===== run.sh =====
#!/bin/bash
# the make line also repeats each setting of config.mk as NAME=value (left out here)
make -C /OpenROAD-flow-scripts/flow DESIGN_CONFIG=/design/flow/config.mk WORK_HOME=/design/flow/orfs CLKGATE_MAP_FILE= finish

===== constraint.sdc =====
create_clock -name core_clock -period 6.47 [get_ports {clk}]
set_input_delay 1.2940 -clock core_clock [delete_from_list [all_inputs] [get_ports {clk}]]
set_output_delay 1.2940 -clock core_clock [all_outputs]
set_load 0.01 [all_outputs]

===== config.mk =====
export PLATFORM = sky130hd
export DESIGN_NAME = cpu
export DESIGN_NICKNAME = cpu
export VERILOG_FILES = /design/flow/design.v
export SDC_FILE = /design/flow/constraint.sdc
export NUM_CORES = 4
export LEC_CHECK = 0
export CAP_MARGIN = 20
export CORE_MARGIN = 2
export CORE_UTILIZATION = 65
export CTS_CLUSTER_DIAMETER = 40
export HOLD_SLACK_MARGIN = -0.09
export SETUP_SLACK_MARGIN = 0.92
export SLEW_MARGIN = 20
export TNS_END_PERCENT = 5

===== design.v =====
module cpu(input clk, reset, input [15:0] i_mem_rddata, output logic o_mem_rd, o_mem_wr, output logic [15:0] o_mem_addr, o_mem_wrdata);
	logic ld_pc, pc_inc, ldpc7, Ain, Gin, AddSub, ldnz, ld_ir, ld_addr, ld_data, done;
	logic Gout, pcout, out8, s8out, s11out, wr, n, z;
	logic [15:0] buswire, wA, wG, wPC, wr0, wr1, wr2, wr3, wr4, wr5, wr6, wr7, sext_imm8, sext_imm11, IR, addr, data, sum;
	logic [7:0] Xreg, Yreg, Rin, Rout;
	logic [12:0] Sel;
	logic [7:0] imm8;
	logic [10:0] imm11;
	logic [4:0] inst;
	enum int unsigned
	{
		INIT,
		T0,
		T1,
		T2,
		T3,
		T4,
		T5,
		T6
	} state, nextstate;
	always @(posedge clk)
		if (reset)
			state <= INIT;
		else
			state <= nextstate;	
	always @(state, done)
	begin
		case (state)
			INIT:
				nextstate = T0;
			T0:  
				nextstate = T1;
			T1: begin
 				if (done) nextstate = T0;
 				else nextstate = T2;
 			end
			T2: 
 			begin
 				if (done) nextstate = T0;
				else nextstate = T3;
			end
	 		T3:  
	 		begin
				if (done) nextstate = T0;
 				else nextstate = T4;
 			end
			T4:  
			begin
 				if (done) nextstate = T0;
 				else nextstate = T5;
 			end
			T5:  
			begin
 				if (done) nextstate = T0;
 				else nextstate = T6;
 			end
 			T6: nextstate = T0;
			default: nextstate = INIT;
		endcase
	end
	always @(*)
	begin
		parameter 
		mv = 5'b0, add = 5'b1, sub = 5'b10, cmp = 5'b11, ld = 5'b100, st = 5'b101, 
		mvi = 5'b10000, addi = 5'b10001, subi = 5'b10010, cmpi = 5'b10011, mvhi = 5'b10110,
		jr = 5'b1000, jzr = 5'b1001, jnr = 5'b1010, callr = 5'b1100, 
		j = 5'b11000, jz = 5'b11001, jn = 5'b11010, call = 5'b11100;
		ld_pc = 0; pc_inc = 0; ldpc7 = 0; out8 = 0; Ain = 0; Gin = 0; AddSub = 0; ldnz = 0; 
		ld_ir = 0; ld_addr = 0; ld_data = 0; done = 0;
		Gout = 0; pcout = 0; s8out = 0; s11out = 0;
		o_mem_rd = 0; o_mem_wr = 0; wr = 0;
		Rin = 0;
		Rout = 0;
		case (state)
			INIT: begin
				ld_addr = 1;
				o_mem_rd = 1;
			end
			T0:  
				begin
					ld_ir = 1;
					pc_inc = 1;  
				end
			T1:
				case (inst)
					mv:
					begin
						Rout = Yreg;
						Rin = Xreg;
						ld_addr = 1;
					end
					add, sub, cmp: begin
						Rout = Xreg;
						Ain = 1;
					end
					ld, st: begin
						Rout = Yreg;
						wr = 1;
						ld_addr = 1;
					end
					mvi: begin
						s8out = 1;
						Rin = Xreg;
						ld_addr = 1;
					end
					addi, subi, cmpi: begin
						Rout = Xreg;
						Ain = 1;
					end
					mvhi: begin
						out8 = 1;
						Rin = Xreg;
						ld_addr = 1;
					end
					jr: begin
						Rout = Xreg;
						ld_pc = 1;
					end
					jzr: begin
						if (z) begin
							Rout = Xreg;
							ld_pc = 1;
						end
						else begin
							ld_addr = 1;
						end
					end
					jnr: begin
						if (n) begin
							Rout = Xreg;
							ld_pc = 1;
						end
						else begin
							ld_addr = 1;
						end					
					end
					callr: begin
						pcout = 1;
						Rin = 8'b10000000;
						ldpc7 = 1;
					end
					j: begin
						s11out = 1;
						Ain = 1;
					end
					jz: begin
						if (z) begin
							s11out = 1;
							Ain = 1;
						end
						else begin
							ld_addr = 1;
						end
					end
					jn: begin
						if (n) begin
							s11out = 1;
							Ain = 1;
						end
						else begin
							ld_addr = 1;
						end					
					end
					call: begin
						pcout = 1;
						Rin = 8'b10000000;
						ldpc7 = 1;
					end
					default: ;
			   endcase
			T2:
				case (inst)
					mv, mvi, mvhi:
					begin
						done = 1;
						o_mem_rd = 1;
					end
					add: begin
						Rout = Yreg;
						Gin = 1;
					end
					sub, cmp: begin
						Rout = Yreg;
						Gin = 1;
						AddSub = 1;
					end
					ld: begin
						o_mem_rd = 1;
					end
					st: begin
						Rout = Xreg;
						wr = 1;
						ld_data = 1;
					end
					addi: begin
						s8out = 1;
						Gin = 1;
					end
					subi, cmpi: begin
						s8out = 1;
						Gin = 1;
						AddSub = 1;	
					end
					jr: begin
						ld_addr = 1;
					end
					jzr: begin
						if (z) begin
							ld_addr = 1;
						end
						else begin
							done = 1;
							o_mem_rd = 1;
						end
					end
					jnr: begin
						if (n) begin
							ld_addr = 1;
						end
						else begin
							done = 1;
							o_mem_rd = 1;
						end					
					end
					callr: begin
						Rout = Xreg;
						ld_pc = 1;
					end
					j: begin
						pcout = 1;
						Gin = 1;
					end
					jz: begin
						if (z) begin
							pcout = 1;
							Gin = 1;
						end
						else begin
							done = 1;
							o_mem_rd = 1;
						end
					end
					jn: begin
						if (n) begin
							pcout = 1;
							Gin = 1;
						end
						else begin
							done = 1;
							o_mem_rd = 1;
						end					
					end
					call: begin
						s11out = 1;
						Ain = 1;
					end
					default: ;
			   endcase
			T3:
				case (inst)
					add, sub: begin
						Gout = 1;
						Rin = Xreg;
						ldnz = 1;
						ld_addr = 1;
					end
					cmp: begin
						Gout = 1;
						ldnz = 1;
						ld_addr = 1;
					end
					ld: begin
						Rout = 0;
						Rin = Xreg;
						ld_addr = 1;
					end
					st: begin
						o_mem_wr = 1;
					end
					addi, subi: begin
						Gout = 1;
						Rin = Xreg;
						ldnz = 1;
						ld_addr = 1;
					end
					cmpi: begin
						Gout = 1;
						ldnz = 1;
						ld_addr = 1;
					end
					jr, jzr, jnr: begin
						done = 1;
						o_mem_rd = 1;
					end
					callr: begin
						ld_addr = 1;
					end
					j, jz, jn: begin
						Gout = 1;
						ld_pc = 1;
					end
					call: begin
						pcout = 1;
						Gin = 1;
					end
					default: ;
			   endcase
			T4:
				case (inst)
					add, sub, cmp, ld, addi, subi, cmpi, callr: begin
						done = 1;
						o_mem_rd = 1;
					end
					cmp: begin
						Gout = 1;
						ldnz = 1;
						ld_addr = 1;
					end
					st: begin
						ld_addr = 1;
					end
					j, jz, jn: begin
						ld_addr = 1;
					end
					call: begin
						Gout = 1;
						ld_pc = 1;
					end
					default: ;
			   endcase
			T5:
				case (inst)
					st, j, jz, jn: begin
						done = 1;
						o_mem_rd = 1;
					end
					call: begin
						ld_addr = 1;
					end
					default: ;
			   endcase
			T6:
				case (inst)
					call: begin
						done = 1;
						o_mem_rd = 1;
					end
					default: ;
			   endcase
			default: ;
		endcase
	end
	assign inst = IR[4:0];
	assign imm8 = IR[15:8];
	assign imm11 = IR[15:5];
	dec3to8 decX (IR[7:5], 1'b1, Xreg);
	dec3to8 decY (IR[10:8], 1'b1, Yreg);
	regn IRreg (i_mem_rddata, ld_ir, clk, IR);	
	genpurp r0 (buswire, Rin[0], out8, 1'b0, clk, reset, wr0);
	genpurp r1 (buswire, Rin[1], out8, 1'b0, clk, reset, wr1);
	genpurp r2 (buswire, Rin[2], out8, 1'b0, clk, reset, wr2);
	genpurp r3 (buswire, Rin[3], out8, 1'b0, clk, reset, wr3);
	genpurp r4 (buswire, Rin[4], out8, 1'b0, clk, reset, wr4);
	genpurp r5 (buswire, Rin[5], out8, 1'b0, clk, reset, wr5);
	genpurp r6 (buswire, Rin[6], out8, 1'b0, clk, reset, wr6);
	genpurp r7 (buswire, Rin[7], out8, ldpc7, clk, reset, wr7);  
	pc_count pc(buswire, reset, clk, ld_pc, pc_inc, wPC);
	regn rA (buswire, Ain, clk, wA);
	regn rG (sum, Gin, clk, wG);
	regn raddr (addr, ld_addr, clk, o_mem_addr);
	regn rdata (data, ld_data, clk, o_mem_wrdata);
	always @(posedge clk) begin
	 	if (reset) begin
	 		n = 0;
	 		z = 0;
	 	end
	 	if (ldnz) begin
	 		n = buswire[15];
	 		z = (buswire == 16'b0) ? 1 : 0;
	 	end
	end
	always @(AddSub or wA or buswire)
		begin
		if (!AddSub)
			sum = wA + buswire;
	    else
			sum = wA - buswire;
		end
	assign addr = (wr) ? buswire : wPC;
	assign data = (wr) ? buswire : 16'b0;
	assign Sel = {Rout, Gout, pcout, out8, s8out, s11out};
	always @(*)
	begin
		if (Sel == 13'b1000000000000)
			buswire = wr7;
   	else if (Sel == 13'b100000000000)
			buswire = wr6;
		else if (Sel == 13'b10000000000)
			buswire = wr5;
		else if (Sel == 13'b1000000000)
			buswire = wr4;
		else if (Sel == 13'b100000000)
			buswire = wr3;
		else if (Sel == 10'b10000000)
			buswire = wr2;
		else if (Sel == 10'b1000000)
			buswire = wr1;
		else if (Sel == 10'b100000)
			buswire = wr0;
		else if (Sel == 10'b10000)
			buswire = wG;
		else if (Sel == 10'b1000)
			buswire = wPC;
		else if (Sel == 10'b100)
			buswire = {imm8, 8'b0};  
		else if (Sel == 10'b10)
			buswire = {{8{imm8[7]}}, imm8};  
		else if (Sel == 10'b1)
			buswire = 2*{{4{imm11[10]}}, imm11};  
   		else buswire = i_mem_rddata;
	end
endmodule
module dec3to8(input [2:0] in, input enable, output logic [7:0] Y);
	always @(in or enable)
	begin
		if (enable)
			case (in)
				3'b000: Y = 8'b1;
	   	   		3'b001: Y = 8'b10;
				3'b010: Y = 8'b100;
				3'b011: Y = 8'b1000;
				3'b100: Y = 8'b10000;
				3'b101: Y = 8'b100000;
				3'b110: Y = 8'b1000000;
				3'b111: Y = 8'b10000000;
			endcase
		else 
			Y = 8'b0;
	end
endmodule
module genpurp(input [15:0] R, input Rin, out8, ldpc7, clk, reset, output logic [15:0] Q);
	always @(posedge clk)
	 	if (reset)
	 		Q <= 16'b0;
	 	else if (out8 & Rin)
			Q <= Q + R;
		else if (Rin) 
			Q <= R;  
		else if (ldpc7)
			Q <= R;  
endmodule
module pc_count(input [15:0] R, input reset, Clock, ld_pc, pc_inc, output logic [15:0] Q);
	always @(posedge Clock)
	 	if (reset)
			Q <= 16'b0;
		else if (ld_pc)
			Q <= R;
		else if (pc_inc)
			Q <= Q + 2'b10;  
endmodule
module regn(R, Rin, Clock, Q);
	parameter n = 16;
	input [n-1:0] R;
	input Rin, Clock;
	output [n-1:0] Q;
	reg [n-1:0] Q;
	always @(posedge Clock)
	 	if (Rin)
			Q <= R;
endmodule

==> flow_summary.yaml, run 1 <==
# synthesis and place-and-route metrics
critical_path:
  crit_end: "r7.Q[15]"
  r2r_start: "IRreg.Q[0]"
  worstPathCellList: "buf_6 > xnor2_4 > or3_4 > o221ai_4 > a311oi_4 > buf_6 > nand3_2 > nor3_2 > buf_4 > buf_6 > a2111oi_1 > a211o_1 > nor2_4 > ha_1 > nand2_1 > o41ai_2 > a31o_2 > mux2i_1 > nor3_1 > nor4_1"
  end_kind: "register"
  cp_slowest_stage_delay_ps: 1090
  r2r_cells: 20
  critical_path.most_common_cell: "buf_6"
  cp.required_ps: 6920
  worst_path_max_delay_cell: "a2111oi_1"
  rrSetupSlack_ps: 350
  critPathBufInv: 4
  cp_max_fo: 15
  crit_cells: 20
  worstPathArrival_ps: 6560
  critPathKind: "reg -> reg"
  start_kind: "register"
  startpoint: "IRreg.Q[0]"
  crit_family: "AND-OR/OR-AND gates"
  r2r_end: "r7.Q[15]"
logic_synthesis:
  synth_area_um2: 18700
  synthAdderAreaFrac_pct: 10.3
  ys_seq_share_pct: 31.5
  syn-instance-count: 2187
  fp_nets: 2353
  aoi_share_pct: 27.8
  mux_share_pct: 1.15
  synth_chip_area_um2: 18700
  synthSimpleGateAreaFrac_pct: 18.1
  synth-main-ff-cell: "dfxtp_1"
  yosysTopAreaCell: "dfxtp_1"
  synthTopLogicFamily: "AND-OR/OR-AND gates"
  avgSynthCellArea_um2: 8.55
  yosys_cells: 2187
  yosys.cell_count.top_type: "nor2_1"
  yosys.cell_types.count: 109
  area_leaders: "dfxtp_1 (18%), edfxtp_1 (13%), ha_1 (9.3%)"
  synth-edff-count: 82
  synth-warning-count: 5
  ys_seq_elements: 253
  top_cells_by_count: "nor2_1 (260), dfxtp_1 (171), a21oi_1 (164)"
  ys_async_sr_fraction_pct: 0
  xor_area_share_pct: 6.56
  synth_top_area_share_pct: 18.3
place:
  post-dp-hpwl_mm: 52.1
  port_buffers: 51
  dp_slack_ps: -234
  gp_congestion: 1.03
die:
  die_area_um2: 30100
  fp.coreArea_um2: 28500
  rows: 62
  die_y_um: 174
  die_w_um: 174
  fp-utilization_pct: 65.5
  io_pins: 52
pwr:
  clock_power_w: 0.00240
  internal_power_w: 0.00351
  clockPowerShare_pct: 48.7
  switching_share_pct: 28.8
  power_density_nw_per_um2: 202
  combPwrFrac_pct: 16.7
  power-top-group: "clock"
  power.switching_w: 0.00142
  seq_cell_power_w: 0.00170
  pwr-share-seq_pct: 34.6
  p_leak_nw: 10.1
  ir_drop_v: 0.000190
  p_comb_w: 0.000824
global_route:
  grt_use_met2_pct: 78.4
  antenna_found_initial: 1
  grt_pass1_wl_mm: 116
  grt_use_total_pct: 49.0
  grt-ovfl-total: 0
  first_global_vias: 20800
  grtUsageMet3_pct: 11.3
  grt.met1_usage_pct: 58.9
  grt_max_degree: 95
  busiest_layer: "met2"
route:
  route.detailed.drc: 0
  wl_mm: 78.5
  avgRoutedWirePerCell_um: 27.1
  dr.pass1.iters: 9
  antenna_left: 0
  num_vias: 21500
  viasPerCell: 7.40
  drtIter0Drc: 3626
  antenna_cells: 0
run_status:
  outcome: "complete, no violations"
clocking:
  tritoncts: "yes"
  max-clock-path-buffers: 3
  cts_sinks: 253
  cts_buffers: 44
  cts.htree.levels: 2
  cts_hold_buffers: 0
  clkTransAtPathRegs_ps: 50
  clk_latency_ps: 580
  root_buffer: "clkbuf_16"
cells_and_area:
  area_growth_pct: 30.8
  nets: 2649
  finish.utilization_pct: 85.7
  seqCellArea_um2: 5890
  comb_area_um2: 13200
  n_fill_cell: 1553
worst_hold_path:
  hold_depth: 2
  min_path_type: "reg -> reg"
  min_from: "r0.Q[0]"
  holdPathEnd: "r0.Q[0]"
final_timing:
  hold_slack_ps: 488
  slew_headroom_pct: 17.8
  maxSlewViolCount: 0
  finalWorstSetupSlack_ps: 353
  max_freq_ghz: 0.163
  period_used_pct: 94.5
  setup_viol: 0
  rsz0062_at_grt: "true"
  period_needed_ps: 6120
  worst_slew_pin_slew_ps: 1230
  finClkSkew_ps: 52.6
  finalHoldViolations: 0
run:
  tool_warnings: 32
  drv_cap: 0
[timing repair]
action,CTS,global route
endpoints found under the hold margin,0,0
pin swaps,87,89
gates resized,164,95
setup buffers,64,28
gates cloned,0,1
setup endpoints to repair,72,67
[per-stage QoR]
step / instance area [um^2] / cells / power [W] / setup TNS [ps]
final: 24500 / 2899 / 0.00493 / 0
after global routing: 24500 / 2899 / 0.00501 / 0
after detailed placement: 21100 / 2726 / 0.00240 / -539
after global placement: 21100 / 2726 / 0.00237 / -61.0
after floorplan: 18900 / 2187 / 0.00216 / 0
after CTS: 23800 / 2868 / 0.00480 / 0
[final cells by class]
cell class | count | area share [%]
multi-input cells | 1729 | 54.0
flip-flops and latches | 253 | 24.1
repair buffers | 368 | 12.5
clock buffers | 58 | 5.05
well taps | 384 | 1.96
inverters | 87 | 1.40
clock inverters | 20 | 1.02
[routing by layer]
| layer | vias to the layer above | part of all wire (%) |
|---|---|---|
| met5 | - | 0 |
| met4 | 0 | 8.8 |
| met3 | 659 | 13 |
| met2 | 2022 | 44 |
| met1 | 9934 | 34 |
| li1 | 8851 | - |
==> run 2, diff against run 1 <==
ABC_AREA = 1   (was default)
CORE_UTILIZATION = 57   (was 65)
CTS_CLUSTER_DIAMETER = default   (was 40)
HOLD_SLACK_MARGIN = default   (was -0.09)
PLACE_DENSITY_LB_ADDON = 0.01   (was default)
SETUP_SLACK_MARGIN = default   (was 0.92)
TNS_END_PERCENT = default   (was 5)
clock period = 5.26 ns   (was 6.47 ns; I/O delays follow)
==> flow_summary.yaml, run 2 <==
# synthesis and place-and-route metrics
run_status:
  outcome: "finished with violations"
  check.faults: "negative setup slack"
logic_synthesis:
  fp_nets: 2782
  yosys_cells: 2616
  synth_area_um2: 18800
  syn-instance-count: 2616
  ys_seq_elements: 253
  synth_top_area_share_pct: 18.2
  area_leaders: "dfxtp_1 (18%), edfxtp_1 (13%), nand2_1 (13%)"
  synth_chip_area_um2: 18800
  yosys.cell_types.count: 60
  synthTopLogicFamily: "simple AND/OR/NAND/NOR gates"
  xor_area_share_pct: 5.87
  synth-main-ff-cell: "dfxtp_1"
  top_cells_by_count: "nand2_1 (643), a21oi_1 (324), inv_1 (236)"
  avgSynthCellArea_um2: 7.18
  aoi_share_pct: 20.4
  yosys.cell_count.top_type: "nand2_1"
  ys_async_sr_fraction_pct: 0
  synthSimpleGateAreaFrac_pct: 24.5
  yosysTopAreaCell: "dfxtp_1"
  mux_share_pct: 0
  synth-warning-count: 5
  synthAdderAreaFrac_pct: 10.2
  synth-edff-count: 82
  ys_seq_share_pct: 31.3
route:
  route.detailed.drc: 0
  drtIter0Drc: 2334
  wl_mm: 77.2
  num_vias: 22300
  avgRoutedWirePerCell_um: 21.2
  antenna_left: 0
  viasPerCell: 6.13
  dr.pass1.iters: 9
clocking:
  cts_sinks: 253
  clkTransAtPathRegs_ps: 60
  root_buffer: "clkbuf_16"
  clk_latency_ps: 600
  cts_buffers: 30
  max-clock-path-buffers: 3
  tritoncts: "yes"
  cts.htree.levels: 1
pwr:
  report.power.total_w: 0.00585
  internal_power_w: 0.00412
  p_leak_nw: 12.6
  pwr-share-seq_pct: 35.6
  switching_share_pct: 29.5
  power.switching_w: 0.00173
  clock_power_w: 0.00236
  clockPowerShare_pct: 40.2
  combPwrFrac_pct: 24.1
  ir_drop_v: 0.000251
  power_density_nw_per_um2: 217
  power-top-group: "clock"
  seq_cell_power_w: 0.00208
  p_comb_w: 0.00141
place:
  post-dp-hpwl_mm: 50.3
  place_area_um2: 22700
  port_buffers: 51
  dp.cells: 3424
  dp_slack_ps: -1070
  gp_congestion: 0.992
die:
  rows: 66
  die_y_um: 186
  die_area_um2: 34400
  fp.coreArea_um2: 32500
  io_pins: 52
  fp-utilization_pct: 57.7
  die_w_um: 186
critical_path:
  critical_path.most_common_cell: "nand2_1"
  r2r_cells: 51
  end_kind: "register"
  r2r_start: "IRreg.Q[0]"
  startpoint: "IRreg.Q[0]"
  crit_end: "rG.Q[15]"
  cp.required_ps: 5610
  rrSetupSlack_ps: -1250
  critPathBufInv: 7
  start_kind: "register"
  crit_family: "simple AND/OR/NAND/NOR gates"
  worst_path_max_delay_cell: "edfxtp_1"
  r2r_end: "rG.Q[15]"
  crit_cells: 51
  critPathKind: "reg -> reg"
  cp_slowest_stage_delay_ps: 540
  cp_max_fo: 7
  worstPathArrival_ps: 6850
global_route:
  grt_use_total_pct: 41.8
  grt_pass1_wl_mm: 112
  grt_max_degree: 78
  first_global_vias: 21500
  antenna_found_initial: 3
  grt-ovfl-total: 0
cells_and_area:
  area_growth_pct: 43.6
  stdcell_area_um2: 27000
  final_cells: 3646
  nets: 3344
final_timing:
  rsz0062_at_grt: "true"
  period_used_pct: 124
  period_needed_ps: 6510
  worst_slew_pin_slew_ps: 1130
  max_freq_ghz: 0.154
  finalHoldViolations: 0
  finalWorstSetupSlack_ps: -1250
  slew_headroom_pct: 24.7
  finClkSkew_ps: 17.9
  setup_viol: 102
  maxSlewViolCount: 0
  setup_tns_ps: -56490
run:
  tool_warnings: 30
  drv_cap: 0
worst_hold_path:
  min_from: "r3.Q[11]"
  hold_depth: 2
  min_path_type: "reg -> reg"
  holdPathEnd: "r3.Q[11]"
[run 2: final cells by class]
class / instances / area, um^2
fillers: 2078 / 5560
multi-input cells: 2001 / 13000
repair buffers: 636 / 5410
well taps: 442 / 553
clock buffers: 41 / 865
clock inverters: 15 / 245
flip-flops and latches: 253 / 5890
diodes: 2 / 5.00
inverters: 256 / 976
[run 2: routing by layer]
metal | wire length, um | share of wire (%) | GRT usage (%)
met5 | 0 | 0 | 0
met4 | 6140 | 8.0 | 27.1
met3 | 7610 | 9.8 | 6.65
met2 | 35100 | 45 | 70.3
met1 | 28400 | 37 | 49.5
[run 2: timing repair]
| action | in CTS | in global routing |
|---|---|---|
| hold buffers | 0 | 0 |
| setup buffers | 145 | 63 |
| pin swaps | 113 | 171 |
| endpoints found under the setup margin | 71 | 110 |
| resized | 317 | 209 |
[run 2: metrics by stage]
stage	utilization (%)	hold slack, ps
after CTS	80.1	488
after global placement	69.7	470
after global routing	82.9	505
final	82.9	488
after floorplan	-	446
after detailed placement	69.7	478
==> run 3, diff against run 2 <==
CORE_UTILIZATION = 72   (was 57)
CTS_CLUSTER_DIAMETER = 209   (was default)
CTS_CLUSTER_SIZE = 79   (was default)
SETUP_SLACK_MARGIN = 1.65   (was default)
TNS_END_PERCENT = 5   (was default)
clock period = 5.54 ns   (was 5.26 ns; I/O delays follow)
==> flow_summary.yaml, run 3 <==
# implementation run metrics
logic_synthesis:
  synth-edff-count: 82
  ys_async_sr_fraction_pct: 0
  synthTopLogicFamily: "simple AND/OR/NAND/NOR gates"
  synth-main-ff-cell: "dfxtp_1"
  synthSimpleGateAreaFrac_pct: 24.5
  ys_seq_share_pct: 31.3
  yosys_cells: 2616
  fp_nets: 2782
  mux_share_pct: 0
  synthAdderAreaFrac_pct: 10.2
  syn-instance-count: 2616
  area_leaders: "dfxtp_1 (18%), edfxtp_1 (13%), nand2_1 (13%)"
  top_cells_by_count: "nand2_1 (643), a21oi_1 (324), inv_1 (236)"
  avgSynthCellArea_um2: 7.18
  yosysTopAreaCell: "dfxtp_1"
  aoi_share_pct: 20.4
  xor_area_share_pct: 5.87
  synth-warning-count: 5
  yosys.cell_types.count: 60
  ys_seq_elements: 253
  synth_top_area_share_pct: 18.2
  yosys.cell_count.top_type: "nand2_1"
  synth_chip_area_um2: 18800
  synth_area_um2: 18800
run_status:
  outcome: "stopped before the end"
  stop_stage: "5_1_grt"
  error: "[ERROR GRT-0232] Routing congestion too high. Check the congestion heatmap in the GUI."
clocking:
  cts_hold_buffers: 0
  root_buffer: "clkbuf_16"
  max-clock-path-buffers: 3
  cts.htree.levels: 1
  cts_sinks: 253
  cts_buffers: 7
die:
  fp.coreArea_um2: 25800
  fp-utilization_pct: 72.7
  die_y_um: 166
  rows: 59
  io_pins: 52
  die_area_um2: 27400
  die_w_um: 166
place:
  post-dp-hpwl_mm: 49.5
  dp_slack_ps: -860
  port_buffers: 51
  gp_congestion: 1.09
global_route:
  grt-ovfl-total: 505
  grt_use_total_pct: 90.1
==> run 3: per-layer routing <==
metal  track usage, %  overflow
met1             87.1        14
met2              102       294
met3             79.3        27
met4             96.2       169
met5             56.8         1
==> run 3: stage by stage <==
stage | hold slack, ps | instances | instance area [um^2] | power [W]
2_1_floorplan | 446 | 2616 | 19000 | 0.00256
3_3_place_gp | 468 | 3240 | 22000 | 0.00293
3_5_place_dp | 476 | 3240 | 22000 | 0.00298
4_1_cts | 496 | 3343 | 23800 | 0.00391
==> run 3: repair_timing <==
action,in CTS
setup endpoints to repair,193
pin swaps,108
buffers inserted,94
resized,219
==> run 4, diff against run 3 <==
CORE_UTILIZATION = 62   (was 72)
CTS_CLUSTER_DIAMETER = default   (was 209)
CTS_CLUSTER_SIZE = 95   (was 79)
PLACE_DENSITY_LB_ADDON = default   (was 0.01)
SETUP_SLACK_MARGIN = default   (was 1.65)
TNS_END_PERCENT = default   (was 5)
clock period = 5.28 ns   (was 5.54 ns; I/O delays follow)
==> flow_summary.yaml, run 4 <==
# implementation run metrics
run_status:
  outcome: "stopped before the end"
  stop_stage: "5_1_grt"
  error: "[ERROR GRT-0232] Routing congestion too high. Check the congestion heatmap in the GUI."
logic_synthesis:
  aoi_share_pct: 20.4
  synth-warning-count: 5
  synth_top_area_share_pct: 18.2
  synth_chip_area_um2: 18800
  mux_share_pct: 0
  area_leaders: "dfxtp_1 (18%), edfxtp_1 (13%), nand2_1 (13%)"
  synth-edff-count: 82
  xor_area_share_pct: 5.87
  synth-main-ff-cell: "dfxtp_1"
  fp_nets: 2782
  ys_async_sr_fraction_pct: 0
  yosys.cell_count.top_type: "nand2_1"
  synthSimpleGateAreaFrac_pct: 24.5
  ys_seq_elements: 253
  yosysTopAreaCell: "dfxtp_1"
  yosys_cells: 2616
  ys_seq_share_pct: 31.3
  synth_area_um2: 18800
  synthAdderAreaFrac_pct: 10.2
  yosys.cell_types.count: 60
  syn-instance-count: 2616
  top_cells_by_count: "nand2_1 (643), a21oi_1 (324), inv_1 (236)"
  avgSynthCellArea_um2: 7.18
  synthTopLogicFamily: "simple AND/OR/NAND/NOR gates"
clocking:
  root_buffer: "clkbuf_16"
  cts_buffers: 30
  cts_hold_buffers: 0
  max-clock-path-buffers: 3
  cts_sinks: 253
  cts.htree.levels: 1
global_route:
  grt_use_total_pct: 87.0
  grt-ovfl-total: 371
die:
  die_y_um: 178
  die_w_um: 178
  die_area_um2: 31700
  rows: 63
  fp.coreArea_um2: 29700
  io_pins: 52
  fp-utilization_pct: 63.2
place:
  place_area_um2: 22500
  gp_congestion: 1.01
  port_buffers: 51
  post-dp-hpwl_mm: 51.6
-- run 4: metal layers --
layer / track usage, % / GRT overflow
met3: 76.7 / 19
met4: 90.9 / 149
met2: 98.2 / 192
met1: 84.9 / 9
met5: 59.3 / 2
-- run 4: per-stage QoR --
stage / setup slack, ps / cells
after floorplan: -473 / 2616
after global placement: -970 / 3364
after detailed placement: -1160 / 3364
after CTS: -738 / 3578
-- run 4: repair_timing --
action,CTS
setup endpoints to repair,82
setup buffers,176
pin swaps,195
gates resized,440
==> run 5, diff against run 4 <==
ABC_AREA = default   (was 1)
CORE_UTILIZATION = 40   (was 62)
CTS_CLUSTER_SIZE = default   (was 95)
clock period = 9.57 ns   (was 5.28 ns; I/O delays follow)
==> flow_summary.yaml, run 5 <==
# synthesis and place-and-route metrics
final_timing:
  setup_tns_ps: 0
  finClkSkew_ps: 26.7
  maxSlewViolCount: 0
  max_freq_ghz: 0.118
  worst_slew_pin_slew_ps: 1150
  period_needed_ps: 8470
  period_used_pct: 88.5
  finalHoldViolations: 0
  setup_viol: 0
  slew_headroom_pct: 23.0
  rsz0062_at_grt: "false"
  hold_slack_ps: 482
critical_path:
  worst_path_max_delay_cell: "edfxtp_1"
  worstPathCellList: "nor2b_1 > o211ai_2 > a21oi_2 > a311oi_2 > nand2_2 > nor3_2 > a221o_1 > a21oi_1 > or2_2 > inv_1 > ha_1 > a21o_1 > a21oi_1 > o21bai_1 > a21oi_1 > o21bai_1 > a211oi_1 > o21bai_1 > a21o_1 > a31oi_1 > o21ai_0 > a2111oi_0 > nor4_1"
  start_kind: "register"
  rrSetupSlack_ps: 1100
  r2r_end: "r2.Q[15]"
  end_kind: "register"
  crit_end: "r2.Q[15]"
  r2r_start: "IRreg.Q[1]"
  worstPathArrival_ps: 8920
  critPathKind: "reg -> reg"
  cp_slowest_stage_delay_ps: 930
  startpoint: "IRreg.Q[1]"
  cp.required_ps: 10020
  crit_cells: 23
  critPathBufInv: 1
  r2r_cells: 23
  crit_family: "AND-OR/OR-AND gates"
  cp_max_fo: 29
logic_synthesis:
  yosysTopAreaCell: "dfxtp_1"
  fp_nets: 2353
  synth-warning-count: 5
  synthSimpleGateAreaFrac_pct: 18.1
  xor_area_share_pct: 6.56
  mux_share_pct: 1.15
  synthAdderAreaFrac_pct: 10.3
  aoi_share_pct: 27.8
  yosys_cells: 2187
  synth_chip_area_um2: 18700
  synth-edff-count: 82
  top_cells_by_count: "nor2_1 (260), dfxtp_1 (171), a21oi_1 (164)"
  ys_seq_share_pct: 31.5
  avgSynthCellArea_um2: 8.55
  synth_area_um2: 18700
  syn-instance-count: 2187
  synthTopLogicFamily: "AND-OR/OR-AND gates"
  ys_seq_elements: 253
  area_leaders: "dfxtp_1 (18%), edfxtp_1 (13%), ha_1 (9.3%)"
  yosys.cell_types.count: 109
  synth_top_area_share_pct: 18.3
  ys_async_sr_fraction_pct: 0
  synth-main-ff-cell: "dfxtp_1"
  yosys.cell_count.top_type: "nor2_1"
global_route:
  grt_use_total_pct: 28.8
  antenna_found_initial: 0
  grt_pass1_wl_mm: 107
  grt-ovfl-total: 0
  first_global_vias: 17000
  grt_max_degree: 75
pwr:
  internal_power_w: 0.00207
  switching_share_pct: 28.1
  power.switching_w: 0.000809
  power_density_nw_per_um2: 138
  pwr-share-seq_pct: 40.1
  clockPowerShare_pct: 45.2
  seq_cell_power_w: 0.00115
  power-top-group: "clock"
  combPwrFrac_pct: 14.7
  ir_drop_v: 0.000138
  clock_power_w: 0.00130
  p_comb_w: 0.000422
  p_leak_nw: 8.21
place:
  post-dp-hpwl_mm: 52.4
  place_area_um2: 19700
  gp_congestion: 0.945
  port_buffers: 51
route:
  antenna_cells: 0
  dr.pass1.iters: 6
  avgRoutedWirePerCell_um: 25.1
  antenna_left: 0
  drtIter0Drc: 1891
  wl_mm: 70.8
  viasPerCell: 6.34
  route.detailed.drc: 0
  num_vias: 17900
cells_and_area:
  stdcell_area_um2: 20800
  finish.utilization_pct: 44.9
  area_growth_pct: 11.4
  nets: 2354
die:
  die_area_um2: 48500
  fp-utilization_pct: 40.3
  fp.coreArea_um2: 46400
  die_w_um: 220
  io_pins: 52
  die_y_um: 220
  rows: 79
clocking:
  cts_hold_buffers: 0
  max-clock-path-buffers: 3
  cts_buffers: 31
  postCtsSetupRepairBufs: 0
  tritoncts: "yes"
  cts_sinks: 253
  clkTransAtPathRegs_ps: 60
  root_buffer: "clkbuf_16"
  cts_resized: 0
  cts.htree.levels: 1
  clk_latency_ps: 600
worst_hold_path:
  holdPathEnd: "r4.Q[0]"
  min_from: "r4.Q[0]"
  hold_depth: 2
  min_path_type: "reg -> reg"
run_status:
  outcome: "complete, no violations"
run:
  tool_warnings: 27
  drv_cap: 0
-- run 5: area by class of cell --
cell class	count	area (um^2)
timing repair buffer	86	771
clock buffer	38	853
clock inverter	18	254
multi-input combinational	1729	12000
sequential	253	5890
inverter	87	327
tap	607	759
fill	4562	25500
-- run 5: metrics by stage --
step	cells	power, W	setup WS, ps
finish	2818	0.00288	1100
global route	2818	0.00296	525
CTS	2817	0.00288	1210
detailed placement	2761	0.00159	1250
global placement	2761	0.00158	1180
floorplan	2187	0.00145	3250
-- run 5: per-layer routing --
metal | share of wire, % | global-route usage, % | wire length, um
met1 | 44 | 39.4 | 30800
met2 | 45 | 47.1 | 32200
met3 | 7.4 | 3.13 | 5210
met4 | 3.7 | 9.91 | 2600
met5 | 0 | 0 | 0
==> run 6, diff against run 5 <==
ABC_AREA = 1   (was default)
CELL_PAD_IN_SITES_DETAIL_PLACEMENT = 0   (was default)
CORE_ASPECT_RATIO = 1.79   (was default)
CORE_UTILIZATION = 66   (was 40)
CTS_CLUSTER_SIZE = 19   (was default)
HOLD_SLACK_MARGIN = 0.12   (was default)
MAX_ROUTING_LAYER = met4   (was default)
PLACE_DENSITY_LB_ADDON = 0.22   (was default)
SETUP_SLACK_MARGIN = 0.8   (was default)
TNS_END_PERCENT = 90   (was default)
clock period = 2.74 ns   (was 9.57 ns; I/O delays follow)
==> flow_summary.yaml, run 6 <==
# implementation run metrics
run_status:
  outcome: "stopped before the end"
  stop_stage: "4_1_cts"
  error: "[ERROR DPL-0038] Utilization greater than 100%, impossible to legalize"
logic_synthesis:
  synthSimpleGateAreaFrac_pct: 24.5
  synth_area_um2: 18800
  synth_top_area_share_pct: 18.2
  xor_area_share_pct: 5.87
  synthTopLogicFamily: "simple AND/OR/NAND/NOR gates"
  avgSynthCellArea_um2: 7.18
  ys_async_sr_fraction_pct: 0
  synth-edff-count: 82
  yosys_cells: 2616
  synth-warning-count: 5
  aoi_share_pct: 20.4
  yosys.cell_count.top_type: "nand2_1"
  yosysTopAreaCell: "dfxtp_1"
  synth_chip_area_um2: 18800
  area_leaders: "dfxtp_1 (18%), edfxtp_1 (13%), nand2_1 (13%)"
  yosys.cell_types.count: 60
  syn-instance-count: 2616
  fp_nets: 2782
  synth-main-ff-cell: "dfxtp_1"
  mux_share_pct: 0
  ys_seq_share_pct: 31.3
  synthAdderAreaFrac_pct: 10.2
  top_cells_by_count: "nand2_1 (643), a21oi_1 (324), inv_1 (236)"
  ys_seq_elements: 253
place:
  port_buffers: 51
  post-dp-hpwl_mm: 68.6
  gp_congestion: 1.16
  dp_slack_ps: -3840
die:
  rows: 82
  io_pins: 52
  fp.coreArea_um2: 28000
  die_area_um2: 29900
  fp-utilization_pct: 67.1
  die_y_um: 230
  die_w_um: 130
-- run 6: metrics by stage --
step	total power, W	cells	utilization, %	hold slack [ps]	instance area (um^2)
floorplan	0.00521	2616	-	446	19300
global placement	0.00625	3616	88.9	469	24900
detailed placement	0.00645	3616	88.9	492	24900
==> run 7, diff against run 6 <==
CAP_MARGIN = 35   (was 20)
CELL_PAD_IN_SITES_DETAIL_PLACEMENT = default   (was 0)
CORE_ASPECT_RATIO = default   (was 1.79)
CORE_UTILIZATION = 72   (was 66)
CTS_CLUSTER_DIAMETER = 310   (was default)
CTS_CLUSTER_SIZE = 99   (was 19)
HOLD_SLACK_MARGIN = default   (was 0.12)
MAX_ROUTING_LAYER = default   (was met4)
PLACE_DENSITY = 0.42   (was default)
PLACE_DENSITY_LB_ADDON = default   (was 0.22)
SETUP_SLACK_MARGIN = 0.74   (was 0.8)
TNS_END_PERCENT = 10   (was 90)
clock period = 3.13 ns   (was 2.74 ns; I/O delays follow)
==> flow_summary.yaml, run 7 <==
# implementation run metrics
run_status:
  outcome: "stopped before the end"
  stop_stage: "4_1_cts"
  error: "[ERROR DPL-0038] Utilization greater than 100%, impossible to legalize"
place:
  post-dp-hpwl_mm: 64.1
  place_area_um2: 24200
  dp.cells: 3508
  gp_congestion: 1.13
  port_buffers: 51
logic_synthesis:
  synth_top_area_share_pct: 18.2
  top_cells_by_count: "nand2_1 (643), a21oi_1 (324), inv_1 (236)"
  synth-warning-count: 5
  synth-main-ff-cell: "dfxtp_1"
  aoi_share_pct: 20.4
  ys_seq_share_pct: 31.3
  synthAdderAreaFrac_pct: 10.2
  area_leaders: "dfxtp_1 (18%), edfxtp_1 (13%), nand2_1 (13%)"
  yosysTopAreaCell: "dfxtp_1"
  fp_nets: 2782
  synthSimpleGateAreaFrac_pct: 24.5
  ys_async_sr_fraction_pct: 0
  synth-edff-count: 82
  yosys.cell_count.top_type: "nand2_1"
  ys_seq_elements: 253
  avgSynthCellArea_um2: 7.18
  synth_chip_area_um2: 18800
  yosys_cells: 2616
  synthTopLogicFamily: "simple AND/OR/NAND/NOR gates"
  synth_area_um2: 18800
  xor_area_share_pct: 5.87
  mux_share_pct: 0
  syn-instance-count: 2616
  yosys.cell_types.count: 60
die:
  fp.coreArea_um2: 25800
  die_y_um: 166
  die_area_um2: 27400
  die_w_um: 166
  fp-utilization_pct: 72.7
  rows: 59
  io_pins: 52
==> run 7: through the flow <==
| step | hold WS, ps | utilization, % | setup slack (ps) | power (W) |
|---|---|---|---|---|
| after floorplan | 446 | - | -2600 | 0.00455 |
| after global placement | 471 | 93.8 | -2730 | 0.00540 |
| after detailed placement | 483 | 93.8 | -3540 | 0.00559 |
==> run 8, diff against run 7 <==
ABC_AREA = default   (was 1)
CAP_MARGIN = 20   (was 35)
CORE_UTILIZATION = 66   (was 72)
CTS_CLUSTER_DIAMETER = 40   (was 310)
CTS_CLUSTER_SIZE = default   (was 99)
HOLD_SLACK_MARGIN = -0.09   (was default)
PLACE_DENSITY = default   (was 0.42)
SETUP_SLACK_MARGIN = 0.92   (was 0.74)
TNS_END_PERCENT = default   (was 10)
clock period = 6.41 ns   (was 3.13 ns; I/O delays follow)
==> flow_summary.yaml, run 8 <==
# implementation run metrics
clocking:
  cts_hold_buffers: 0
  cts.htree.levels: 2
  cts_sinks: 253
  max-clock-path-buffers: 3
  root_buffer: "clkbuf_16"
  cts_buffers: 42
logic_synthesis:
  synth_area_um2: 18700
  top_cells_by_count: "nor2_1 (260), dfxtp_1 (171), a21oi_1 (164)"
  yosysTopAreaCell: "dfxtp_1"
  aoi_share_pct: 27.8
  synthSimpleGateAreaFrac_pct: 18.1
  synth-edff-count: 82
  avgSynthCellArea_um2: 8.55
  fp_nets: 2353
  xor_area_share_pct: 6.56
  yosys.cell_count.top_type: "nor2_1"
  synth_top_area_share_pct: 18.3
  ys_seq_share_pct: 31.5
  yosys_cells: 2187
  mux_share_pct: 1.15
  synth-main-ff-cell: "dfxtp_1"
  ys_seq_elements: 253
  area_leaders: "dfxtp_1 (18%), edfxtp_1 (13%), ha_1 (9.3%)"
  synth_chip_area_um2: 18700
  syn-instance-count: 2187
  yosys.cell_types.count: 109
  synthAdderAreaFrac_pct: 10.3
  synth-warning-count: 5
  synthTopLogicFamily: "AND-OR/OR-AND gates"
  ys_async_sr_fraction_pct: 0
run_status:
  error: "[ERROR GRT-0232] Routing congestion too high. Check the congestion heatmap in the GUI."
  stop_stage: "5_1_grt"
  outcome: "stopped before the end"
die:
  die_w_um: 172
  fp.coreArea_um2: 27900
  die_y_um: 172
  io_pins: 52
  fp-utilization_pct: 67.1
  die_area_um2: 29700
  rows: 61
global_route:
  grt_use_total_pct: 83.9
  grt-ovfl-total: 288
place:
  post-dp-hpwl_mm: 50.8
  dp.cells: 2727
  port_buffers: 51
  gp_congestion: 1.05
[run 8: repair_timing]
action,in CTS
buffers inserted,151
pin swaps,172
gates cloned,1
setup endpoints to repair,83
endpoints found under the hold margin,0
gates resized,246
[run 8: stage by stage]
step / util, % / area (um^2) / setup slack [ps]
floorplan: - / 19000 / 565
global placement: 75.9 / 21100 / -143
detailed placement: 75.9 / 21100 / -245
CTS: 88.9 / 24800 / 599
[run 8: layer usage]
metal	GRT usage [%]	GRT overflow
met1	82.3	1
met3	71.8	9
met5	36.7	1
met2	97.9	153
met4	88.2	124
==> run 9, diff against run 8 <==
ABC_AREA = 1   (was default)
CELL_PAD_IN_SITES_DETAIL_PLACEMENT = 0   (was default)
CORE_UTILIZATION = 43   (was 66)
CTS_CLUSTER_DIAMETER = 369   (was 40)
CTS_CLUSTER_SIZE = 19   (was default)
GPL_ROUTABILITY_DRIVEN = 0   (was default)
HOLD_SLACK_MARGIN = 0.23   (was -0.09)
PLACE_DENSITY_LB_ADDON = 0.22   (was default)
SETUP_SLACK_MARGIN = 0.8   (was 0.92)
TNS_END_PERCENT = 90   (was default)
clock period = 9.53 ns   (was 6.41 ns; I/O delays follow)
==> flow_summary.yaml, run 9 <==
# synthesis and place-and-route metrics
final_timing:
  slew_headroom_pct: 30.3
  hold_slack_ps: 490
  setup_viol: 0
  period_needed_ps: 8020
  finalHoldViolations: 0
  finClkSkew_ps: 29.6
  maxSlewViolCount: 0
  worst_slew_pin_slew_ps: 1040
  rsz0062_at_grt: "false"
  max_freq_ghz: 0.125
  setup_tns_ps: 0
  period_used_pct: 84.2
clocking:
  max-clock-path-buffers: 3
  cts_buffers: 17
  clk_latency_ps: 530
  cts.htree.levels: 1
  postCtsSetupRepairBufs: 0
  clkTransAtPathRegs_ps: 100
  root_buffer: "clkbuf_16"
  tritoncts: "yes"
  cts_sinks: 253
die:
  io_pins: 52
  rows: 76
  die_area_um2: 45400
  die_y_um: 213
  die_w_um: 213
  fp.coreArea_um2: 43100
  fp-utilization_pct: 43.6
logic_synthesis:
  synth-main-ff-cell: "dfxtp_1"
  synth_chip_area_um2: 18800
  yosysTopAreaCell: "dfxtp_1"
  synth-warning-count: 5
  xor_area_share_pct: 5.87
  synth_area_um2: 18800
  synthSimpleGateAreaFrac_pct: 24.5
  ys_async_sr_fraction_pct: 0
  synth-edff-count: 82
  yosys.cell_types.count: 60
  yosys.cell_count.top_type: "nand2_1"
  aoi_share_pct: 20.4
  area_leaders: "dfxtp_1 (18%), edfxtp_1 (13%), nand2_1 (13%)"
  ys_seq_elements: 253
  synthAdderAreaFrac_pct: 10.2
  syn-instance-count: 2616
  ys_seq_share_pct: 31.3
  mux_share_pct: 0
  avgSynthCellArea_um2: 7.18
  synthTopLogicFamily: "simple AND/OR/NAND/NOR gates"
  synth_top_area_share_pct: 18.2
  top_cells_by_count: "nand2_1 (643), a21oi_1 (324), inv_1 (236)"
  yosys_cells: 2616
  fp_nets: 2782
pwr:
  clockPowerShare_pct: 31.5
  combPwrFrac_pct: 19.5
  power_density_nw_per_um2: 116
  internal_power_w: 0.00161
  switching_share_pct: 31.3
  power-top-group: "registers"
  p_comb_w: 0.000458
  clock_power_w: 0.000739
  ir_drop_v: 0.000113
  p_leak_nw: 9.31
  power.switching_w: 0.000735
  pwr-share-seq_pct: 49.0
  seq_cell_power_w: 0.00115
route:
  wl_mm: 61.1
  antenna_cells: 0
  antenna_left: 0
  viasPerCell: 5.66
  drtIter0Drc: 1623
  avgRoutedWirePerCell_um: 19.1
  dr.pass1.iters: 6
  num_vias: 18100
  route.detailed.drc: 0
global_route:
  first_global_vias: 17200
  grt_use_total_pct: 27.2
  grt_pass1_wl_mm: 96.9
  antenna_found_initial: 0
  grt-ovfl-total: 0
  grt_max_degree: 56
run_status:
  outcome: "complete, no violations"
critical_path:
  r2r_start: "IRreg.Q[4]"
  crit_family: "simple AND/OR/NAND/NOR gates"
  cp.required_ps: 9820
  cp_max_fo: 20
  critPathBufInv: 4
  cp_slowest_stage_delay_ps: 800
  worstPathArrival_ps: 8310
  r2r_cells: 41
  critPathKind: "reg -> reg"
  r2r_end: "rG.Q[15]"
  start_kind: "register"
  crit_cells: 41
  crit_end: "rG.Q[15]"
  startpoint: "IRreg.Q[4]"
  rrSetupSlack_ps: 1510
  end_kind: "register"
  critical_path.most_common_cell: "nand2_1"
  worst_path_max_delay_cell: "inv_1"
place:
  post-dp-hpwl_mm: 45.2
  port_buffers: 51
  place_area_um2: 19700
run:
  tool_warnings: 27
  drv_cap: 0
cells_and_area:
  stdcell_area_um2: 20200
  area_growth_pct: 7.59
  nets: 2770
worst_hold_path:
  hold_depth: 2
  min_path_type: "reg -> reg"
  holdPathEnd: "r2.Q[9]"
  min_from: "r2.Q[9]"
-- run 9: layout make-up --
class | count | area [um^2]
tap | 585 | 732
multi-input combinational | 2001 | 11500
clock buffer | 25 | 455
fill | 4343 | 22900
clock inverter | 1 | 16.3
inverter | 256 | 961
sequential | 253 | 5890
timing repair buffer | 75 | 688
-- run 9: repair_timing --
item / CTS / global route
resized: 0 / 1
setup endpoints to repair: 0 / 1
hold buffers: 0 / 0
-- run 9: through the flow --
stage | setup WS, ps | power (W) | cells | utilization (%)
finish | 1510 | 0.00235 | 3196 | 46.9
global route | 877 | 0.00245 | 3196 | 46.9
CTS | 1720 | 0.00236 | 3196 | 46.9
global placement | 1930 | 0.00161 | 3170 | 45.8
floorplan | 3480 | 0.00148 | 2616 | -
detailed placement | 1740 | 0.00162 | 3170 | 45.8
-- run 9: routing by layer --
layer	share of wire, %	global-route usage, %	vias up
met2	46	45.0	706
met5	0	0	-
met4	3.7	10.0	0
li1	-	-	8833
met3	6.8	3.35	117
met1	44	36.3	8434
==> run 10, diff against run 9 <==
ABC_AREA = default   (was 1)
CELL_PAD_IN_SITES_DETAIL_PLACEMENT = default   (was 0)
CELL_PAD_IN_SITES_GLOBAL_PLACEMENT = 3   (was default)
CORE_UTILIZATION = 68   (was 43)
CTS_CLUSTER_DIAMETER = default   (was 369)
CTS_CLUSTER_SIZE = 87   (was 19)
GPL_ROUTABILITY_DRIVEN = 1   (was 0)
GPL_TIMING_DRIVEN = 1   (was default)
HOLD_SLACK_MARGIN = default   (was 0.23)
MAX_ROUTING_LAYER = met4   (was default)
PLACE_DENSITY_LB_ADDON = 0.12   (was 0.22)
SETUP_SLACK_MARGIN = -0.49   (was 0.8)
TNS_END_PERCENT = 40   (was 90)
clock period = 7.1 ns   (was 9.53 ns; I/O delays follow)
==> flow_summary.yaml, run 10 <==
# implementation run metrics
run_status:
  outcome: "stopped before the end"
  stop_stage: "3_1_place_gp_skip_io"
  error: "[ERROR FLW-0024] Place density exceeds 1.0 (current PLACE_DENSITY_LB_ADDON =  0.12). Please check if the value of  PLACE_DENSITY_LB_ADDON is between 0 and 0.99."
logic_synthesis:
  yosys.cell_types.count: 109
  top_cells_by_count: "nor2_1 (260), dfxtp_1 (171), a21oi_1 (164)"
  area_leaders: "dfxtp_1 (18%), edfxtp_1 (13%), ha_1 (9.3%)"
  xor_area_share_pct: 6.56
  synthSimpleGateAreaFrac_pct: 18.1
  syn-instance-count: 2187
  ys_seq_elements: 253
  synth_area_um2: 18700
  synthTopLogicFamily: "AND-OR/OR-AND gates"
  aoi_share_pct: 27.8
  yosys.cell_count.top_type: "nor2_1"
  yosys_cells: 2187
  synth-warning-count: 5
  avgSynthCellArea_um2: 8.55
  synth-edff-count: 82
  synth_top_area_share_pct: 18.3
  yosysTopAreaCell: "dfxtp_1"
  synth_chip_area_um2: 18700
  mux_share_pct: 1.15
  ys_seq_share_pct: 31.5
  ys_async_sr_fraction_pct: 0
  fp_nets: 2353
  synthAdderAreaFrac_pct: 10.3
  synth-main-ff-cell: "dfxtp_1"
die:
  rows: 60
  fp-utilization_pct: 69.4
  die_y_um: 170
  fp.coreArea_um2: 27000
  die_area_um2: 28800
  die_w_um: 170
==> run 11, diff against run 10 <==
CELL_PAD_IN_SITES_GLOBAL_PLACEMENT = default   (was 3)
CORE_UTILIZATION = 64   (was 68)
CTS_CLUSTER_SIZE = default   (was 87)
GPL_ROUTABILITY_DRIVEN = default   (was 1)
GPL_TIMING_DRIVEN = default   (was 1)
MAX_ROUTING_LAYER = default   (was met4)
PLACE_DENSITY_LB_ADDON = default   (was 0.12)
SETUP_SLACK_MARGIN = default   (was -0.49)
TNS_END_PERCENT = default   (was 40)
clock period = 4.16 ns   (was 7.1 ns; I/O delays follow)
==> flow_summary.yaml, run 11 <==
# implementation run metrics
clocking:
  cts_buffers: 29
  cts.htree.levels: 1
  cts_hold_buffers: 0
  max-clock-path-buffers: 3
  cts_sinks: 253
  root_buffer: "clkbuf_16"
logic_synthesis:
  yosysTopAreaCell: "dfxtp_1"
  fp_nets: 2353
  synth_top_area_share_pct: 18.3
  aoi_share_pct: 27.8
  synthAdderAreaFrac_pct: 10.3
  synthSimpleGateAreaFrac_pct: 18.1
  ys_seq_elements: 253
  syn-instance-count: 2187
  mux_share_pct: 1.15
  avgSynthCellArea_um2: 8.55
  synth_chip_area_um2: 18700
  ys_seq_share_pct: 31.5
  synth-main-ff-cell: "dfxtp_1"
  yosys.cell_count.top_type: "nor2_1"
  yosys_cells: 2187
  synthTopLogicFamily: "AND-OR/OR-AND gates"
  synth-warning-count: 5
  yosys.cell_types.count: 109
  xor_area_share_pct: 6.56
  top_cells_by_count: "nor2_1 (260), dfxtp_1 (171), a21oi_1 (164)"
  synth-edff-count: 82
  area_leaders: "dfxtp_1 (18%), edfxtp_1 (13%), ha_1 (9.3%)"
  synth_area_um2: 18700
  ys_async_sr_fraction_pct: 0
run_status:
  outcome: "stopped before the end"
  error: "[ERROR GRT-0116] Global routing finished with congestion. Check the congestion regions in the DRC Viewer."
  stop_stage: "5_1_grt"
die:
  io_pins: 52
  die_y_um: 175
  fp.coreArea_um2: 28700
  die_area_um2: 30600
  die_w_um: 175
  fp-utilization_pct: 65.2
  rows: 62
place:
  gp_congestion: 1.07
  port_buffers: 51
  post-dp-hpwl_mm: 56.4
global_route:
  grt-ovfl-total: 572
  grt_use_total_pct: 87.8
==> run 11: through the flow <==
step / instance area (um^2) / std cells / worst slack [ps] / power, W / TNS (ps)
3_3_place_gp: 24000 / 3103 / -2360 / 0.00397 / -192260
4_1_cts: 27900 / 3332 / -1860 / 0.00691 / -143660
3_5_place_dp: 24000 / 3103 / -2530 / 0.00404 / -199460
2_1_floorplan: 19000 / 2187 / -1650 / 0.00337 / -105340
==> run 11: routing by layer <==
layer | GRT overflow | global-route usage, %
met5 | 1 | 40.1
met4 | 222 | 92.6
met3 | 29 | 76.9
met2 | 310 | 102
met1 | 10 | 85.2
==> run 11: what timing repair did <==
| action | 4_1_cts |
|---|---|
| gates cloned | 1 |
| endpoints found under the setup margin | 173 |
| resized | 340 |
| pin swaps | 289 |
| setup buffers | 181 |
==> run 12, diff against run 11 <==
CORE_UTILIZATION = 59   (was 64)
SETUP_SLACK_MARGIN = -0.51   (was default)
clock period = 5.36 ns   (was 4.16 ns; I/O delays follow)
==> flow_summary.yaml, run 12 <==
# synthesis and place-and-route metrics
critical_path:
  cp_slowest_stage_delay_ps: 440
  cp_max_fo: 6
  r2r_cells: 34
  startpoint: "IRreg.Q[1]"
  r2r_start: "IRreg.Q[1]"
  critPathKind: "reg -> reg"
  start_kind: "register"
  worst_path_max_delay_cell: "edfxtp_1"
  rrSetupSlack_ps: -810
  crit_cells: 34
  worstPathArrival_ps: 6510
  critPathBufInv: 10
  critical_path.most_common_cell: "buf_4"
  crit_end: "rG.Q[14]"
  end_kind: "register"
  r2r_end: "rG.Q[14]"
  crit_family: "AND-OR/OR-AND gates"
  cp.required_ps: 5700
die:
  die_y_um: 182
  fp.coreArea_um2: 31400
  die_area_um2: 33100
  die_w_um: 182
  fp-utilization_pct: 59.6
  io_pins: 52
  rows: 65
logic_synthesis:
  yosysTopAreaCell: "dfxtp_1"
  ys_async_sr_fraction_pct: 0
  yosys_cells: 2187
  avgSynthCellArea_um2: 8.55
  synthAdderAreaFrac_pct: 10.3
  synth-main-ff-cell: "dfxtp_1"
  mux_share_pct: 1.15
  synth_area_um2: 18700
  ys_seq_elements: 253
  area_leaders: "dfxtp_1 (18%), edfxtp_1 (13%), ha_1 (9.3%)"
  top_cells_by_count: "nor2_1 (260), dfxtp_1 (171), a21oi_1 (164)"
  fp_nets: 2353
  synthSimpleGateAreaFrac_pct: 18.1
  synthTopLogicFamily: "AND-OR/OR-AND gates"
  synth-warning-count: 5
  synth-edff-count: 82
  syn-instance-count: 2187
  yosys.cell_types.count: 109
  xor_area_share_pct: 6.56
  yosys.cell_count.top_type: "nor2_1"
  synth_chip_area_um2: 18700
  ys_seq_share_pct: 31.5
  aoi_share_pct: 27.8
  synth_top_area_share_pct: 18.3
global_route:
  grt_pass1_wl_mm: 118
  grt-ovfl-total: 0
  grt_use_total_pct: 45.4
  first_global_vias: 21500
  grt_max_degree: 60
  antenna_found_initial: 3
cells_and_area:
  area_growth_pct: 45.0
  seqCellArea_um2: 5890
  stdcell_area_um2: 27100
  n_fill_cell: 1654
  nets: 2984
  comb_area_um2: 13800
route:
  drtIter0Drc: 3054
  route.detailed.drc: 0
  wl_mm: 83.4
  num_vias: 22500
  antenna_cells: 0
  antenna_left: 0
  avgRoutedWirePerCell_um: 25.7
  dr.pass1.iters: 8
  viasPerCell: 6.93
pwr:
  p_comb_w: 0.00120
  power_density_nw_per_um2: 196
  internal_power_w: 0.00368
  ir_drop_v: 0.000305
  combPwrFrac_pct: 22.5
  switching_share_pct: 30.7
  p_leak_nw: 11.7
  power-top-group: "clock"
  power.switching_w: 0.00163
  clockPowerShare_pct: 38.8
  seq_cell_power_w: 0.00205
  clock_power_w: 0.00206
  pwr-share-seq_pct: 38.7
final_timing:
  maxSlewViolCount: 0
  finalHoldViolations: 0
  finClkSkew_ps: 24.0
  max_freq_ghz: 0.162
  slew_headroom_pct: 24.3
  period_used_pct: 115
  hold_slack_ps: 495
  period_needed_ps: 6170
  finalWorstSetupSlack_ps: -810
  worst_slew_pin_slew_ps: 1140
  setup_tns_ps: -28030
  rsz0062_at_grt: "true"
  setup_viol: 68
worst_hold_path:
  min_path_type: "reg -> reg"
  min_from: "r1.Q[0]"
  holdPathEnd: "r1.Q[0]"
  hold_depth: 2
clocking:
  cts.htree.levels: 1
  cts_sinks: 253
  tritoncts: "yes"
  clk_latency_ps: 600
  cts_hold_buffers: 0
  clkTransAtPathRegs_ps: 70
  cts_buffers: 30
  root_buffer: "clkbuf_16"
  max-clock-path-buffers: 3
place:
  port_buffers: 51
  place_area_um2: 23300
  post-dp-hpwl_mm: 56.1
  gp_congestion: 1.05
  dp_slack_ps: -1370
run_status:
  outcome: "finished with violations"
  check.faults: "negative setup slack"
run:
  drv_cap: 0
  tool_warnings: 32
==> run 12: layer usage <==
metal  vias up  share of wire (%)  track usage [%]
met3       675                 12             9.37
met2      1819                 44             73.6
met5         -              0.016                0
met4         2                9.7             33.5
met1     10400                 34             53.3
li1       9534                  -                -
==> run 12: final cells by class <==
type                    instances  area share (%)
clock buffers                  37            2.94
clock inverters                19           0.655
inverters                      87            1.24
multi-input cells            1729            50.8
flip-flops and latches        253            21.7
well taps                     402            1.85
repair buffers                717            20.9
==> run 12: repair_timing <==
action | in CTS | in global routing
buffers inserted | 81 | 90
setup endpoints to repair | 63 | 57
pin swaps | 81 | 192
gates resized | 173 | 235
cloned | 1 | 0
==> run 12: through the flow <==
stage	power [W]	instances	util [%]
after floorplan	0.00260	2187	-
after global placement	0.00303	3056	74.1
after detailed placement	0.00307	3056	74.1
after CTS	0.00513	3187	81.2
after global routing	0.00543	3244	86.4
final	0.00531	3244	86.4
==> run 13, diff against run 12 <==
ABC_AREA = 1   (was default)
CORE_UTILIZATION = 72   (was 59)
CTS_CLUSTER_DIAMETER = 209   (was default)
CTS_CLUSTER_SIZE = 79   (was default)
MAX_ROUTING_LAYER = met4   (was default)
PLACE_DENSITY_LB_ADDON = 0.01   (was default)
SETUP_SLACK_MARGIN = 0.49   (was -0.51)
clock period = 4.34 ns   (was 5.36 ns; I/O delays follow)
==> flow_summary.yaml, run 13 <==
# implementation run metrics
place:
  gp_congestion: 1.05
  dp_slack_ps: -2000
  post-dp-hpwl_mm: 55.1
  port_buffers: 51
run_status:
  stop_stage: "4_1_cts"
  error: "[ERROR DPL-0033] detailed placement checks failed during check placement."
  outcome: "stopped before the end"
logic_synthesis:
  xor_area_share_pct: 5.87
  yosys.cell_count.top_type: "nand2_1"
  ys_seq_elements: 253
  area_leaders: "dfxtp_1 (18%), edfxtp_1 (13%), nand2_1 (13%)"
  synthSimpleGateAreaFrac_pct: 24.5
  synth_chip_area_um2: 18800
  mux_share_pct: 0
  synth_area_um2: 18800
  syn-instance-count: 2616
  synthTopLogicFamily: "simple AND/OR/NAND/NOR gates"
  yosys_cells: 2616
  synth-warning-count: 5
  yosysTopAreaCell: "dfxtp_1"
  synth-edff-count: 82
  ys_seq_share_pct: 31.3
  top_cells_by_count: "nand2_1 (643), a21oi_1 (324), inv_1 (236)"
  synth_top_area_share_pct: 18.2
  avgSynthCellArea_um2: 7.18
  fp_nets: 2782
  synth-main-ff-cell: "dfxtp_1"
  yosys.cell_types.count: 60
  ys_async_sr_fraction_pct: 0
  synthAdderAreaFrac_pct: 10.2
  aoi_share_pct: 20.4
die:
  die_y_um: 166
  fp.coreArea_um2: 25800
  io_pins: 52
  fp-utilization_pct: 72.7
  die_area_um2: 27400
  rows: 59
  die_w_um: 166
==> run 13: through the flow <==
step	hold WS, ps	std cells	TNS, ps	cell area (um^2)
floorplan	446	2616	-41470	19300
global placement	467	3382	-92660	23300
detailed placement	476	3382	-125150	23300
==> run 14, diff against run 13 <==
ABC_AREA = default   (was 1)
CELL_PAD_IN_SITES_DETAIL_PLACEMENT = 1   (was default)
CORE_UTILIZATION = 18   (was 72)
CTS_CLUSTER_DIAMETER = default   (was 209)
CTS_CLUSTER_SIZE = default   (was 79)
MAX_ROUTING_LAYER = default   (was met4)
PLACE_DENSITY = 0.63   (was default)
PLACE_DENSITY_LB_ADDON = default   (was 0.01)
clock period = 7.5 ns   (was 4.34 ns; I/O delays follow)
==> flow_summary.yaml, run 14 <==
# synthesis and place-and-route metrics
logic_synthesis:
  synth_chip_area_um2: 18700
  mux_share_pct: 1.15
  ys_seq_elements: 253
  ys_seq_share_pct: 31.5
  xor_area_share_pct: 6.56
  yosys.cell_count.top_type: "nor2_1"
  fp_nets: 2353
  top_cells_by_count: "nor2_1 (260), dfxtp_1 (171), a21oi_1 (164)"
  synth_top_area_share_pct: 18.3
  yosysTopAreaCell: "dfxtp_1"
  area_leaders: "dfxtp_1 (18%), edfxtp_1 (13%), ha_1 (9.3%)"
  ys_async_sr_fraction_pct: 0
  avgSynthCellArea_um2: 8.55
  synthTopLogicFamily: "AND-OR/OR-AND gates"
  synthSimpleGateAreaFrac_pct: 18.1
  synthAdderAreaFrac_pct: 10.3
  synth-main-ff-cell: "dfxtp_1"
  yosys.cell_types.count: 109
  aoi_share_pct: 27.8
  yosys_cells: 2187
  syn-instance-count: 2187
  synth-edff-count: 82
  synth_area_um2: 18700
  synth-warning-count: 5
cells_and_area:
  nets: 2421
  n_fill_cell: 12300
  seqCellArea_um2: 5890
  final_cells: 3658
  stdcell_area_um2: 22600
  area_growth_pct: 21.0
  comb_area_um2: 12400
global_route:
  first_global_vias: 18700
  grt_max_degree: 58
  grtUsageMet3_pct: 1.78
  grt_use_met2_pct: 22.2
  grt-ovfl-total: 0
  grt.met1_usage_pct: 17.8
  grt_pass1_wl_mm: 113
  busiest_layer: "met2"
  antenna_found_initial: 0
  grt_use_total_pct: 13.4
critical_path:
  crit_cells: 28
  worstPathArrival_ps: 7120
  critPathBufInv: 3
  crit_family: "AND-OR/OR-AND gates"
  crit_end: "rG.Q[15]"
  end_kind: "register"
  r2r_end: "rG.Q[15]"
  r2r_start: "IRreg.Q[3]"
  cp_max_fo: 18
  critPathKind: "reg -> reg"
  cp_slowest_stage_delay_ps: 620
  worst_path_max_delay_cell: "a311oi_4"
  startpoint: "IRreg.Q[3]"
  r2r_cells: 28
  start_kind: "register"
  rrSetupSlack_ps: 730
  cp.required_ps: 7840
route:
  antenna_left: 0
  wl_mm: 74.4
  drtIter0Drc: 1688
  route.detailed.drc: 0
  antenna_cells: 0
  avgRoutedWirePerCell_um: 20.3
  num_vias: 18500
  viasPerCell: 5.07
  dr.pass1.iters: 5
pwr:
  combPwrFrac_pct: 16.0
  pwr-share-seq_pct: 40.5
  p_leak_nw: 8.65
  seq_cell_power_w: 0.00147
  switching_share_pct: 28.8
  clockPowerShare_pct: 43.6
  clock_power_w: 0.00158
  power-top-group: "clock"
  p_comb_w: 0.000580
  internal_power_w: 0.00259
  report.power.total_w: 0.00363
  power.switching_w: 0.00105
  ir_drop_v: 0.000172
  power_density_nw_per_um2: 161
final_timing:
  slew_headroom_pct: 29.9
  setup_viol: 0
  max_freq_ghz: 0.148
  hold_slack_ps: 485
  finClkSkew_ps: 32.1
  maxSlewViolCount: 0
  rsz0062_at_grt: "true"
  finalHoldViolations: 0
  worst_slew_pin_slew_ps: 1050
  setup_tns_ps: 0
  period_used_pct: 90.3
  period_needed_ps: 6770
clocking:
  root_buffer: "clkbuf_16"
  clk_latency_ps: 600
  tritoncts: "yes"
  max-clock-path-buffers: 3
  cts.htree.levels: 1
  cts_buffers: 31
  cts_hold_buffers: 0
  clkTransAtPathRegs_ps: 70
  cts_sinks: 253
place:
  dp.cells: 3574
  place_area_um2: 21000
  gp_congestion: 0.964
  port_buffers: 51
  post-dp-hpwl_mm: 56.2
worst_hold_path:
  min_from: "r2.Q[0]"
  min_path_type: "reg -> reg"
  holdPathEnd: "r2.Q[0]"
  hold_depth: 2
die:
  fp.coreArea_um2: 103000
  rows: 118
  die_y_um: 326
  die_area_um2: 106000
  fp-utilization_pct: 18.1
  die_w_um: 326
  io_pins: 52
run_status:
  outcome: "complete, no violations"
run:
  drv_cap: 0
  tool_warnings: 29
[run 14: cell type report]
cell class / instances / share of cell area (%)
timing repair buffer: 152 / 5.69
clock inverter: 13 / 0.774
inverter: 87 / 1.46
sequential: 253 / 26.0
clock buffer: 43 / 3.80
multi-input combinational: 1730 / 54.6
tap: 1380 / 7.63
[run 14: timing repair]
action                     in CTS  in global routing
pin swaps                       1                  9
resized                        15                 74
setup endpoints to repair      26                 38
cloned                          0                  1
setup buffers                   9                 18
[run 14: metrics by stage]
| step | utilization (%) | worst slack (ps) |
|---|---|---|
| finish | 21.9 | 726 |
| global route | 21.9 | 395 |
| CTS | 21.4 | 367 |
| detailed placement | 20.3 | 102 |
| global placement | 20.3 | 292 |
| floorplan | - | 1180 |
[run 14: layer usage]
layer / vias to the layer above / part of all wire, %
met2: 817 / 46
met4: 0 / 3.6
met1: 9208 / 42
met3: 154 / 8.0
li1: 8365 / -
met5: - / 0
Power figures rest on the tool's default switching activity, not on a simulated workload.
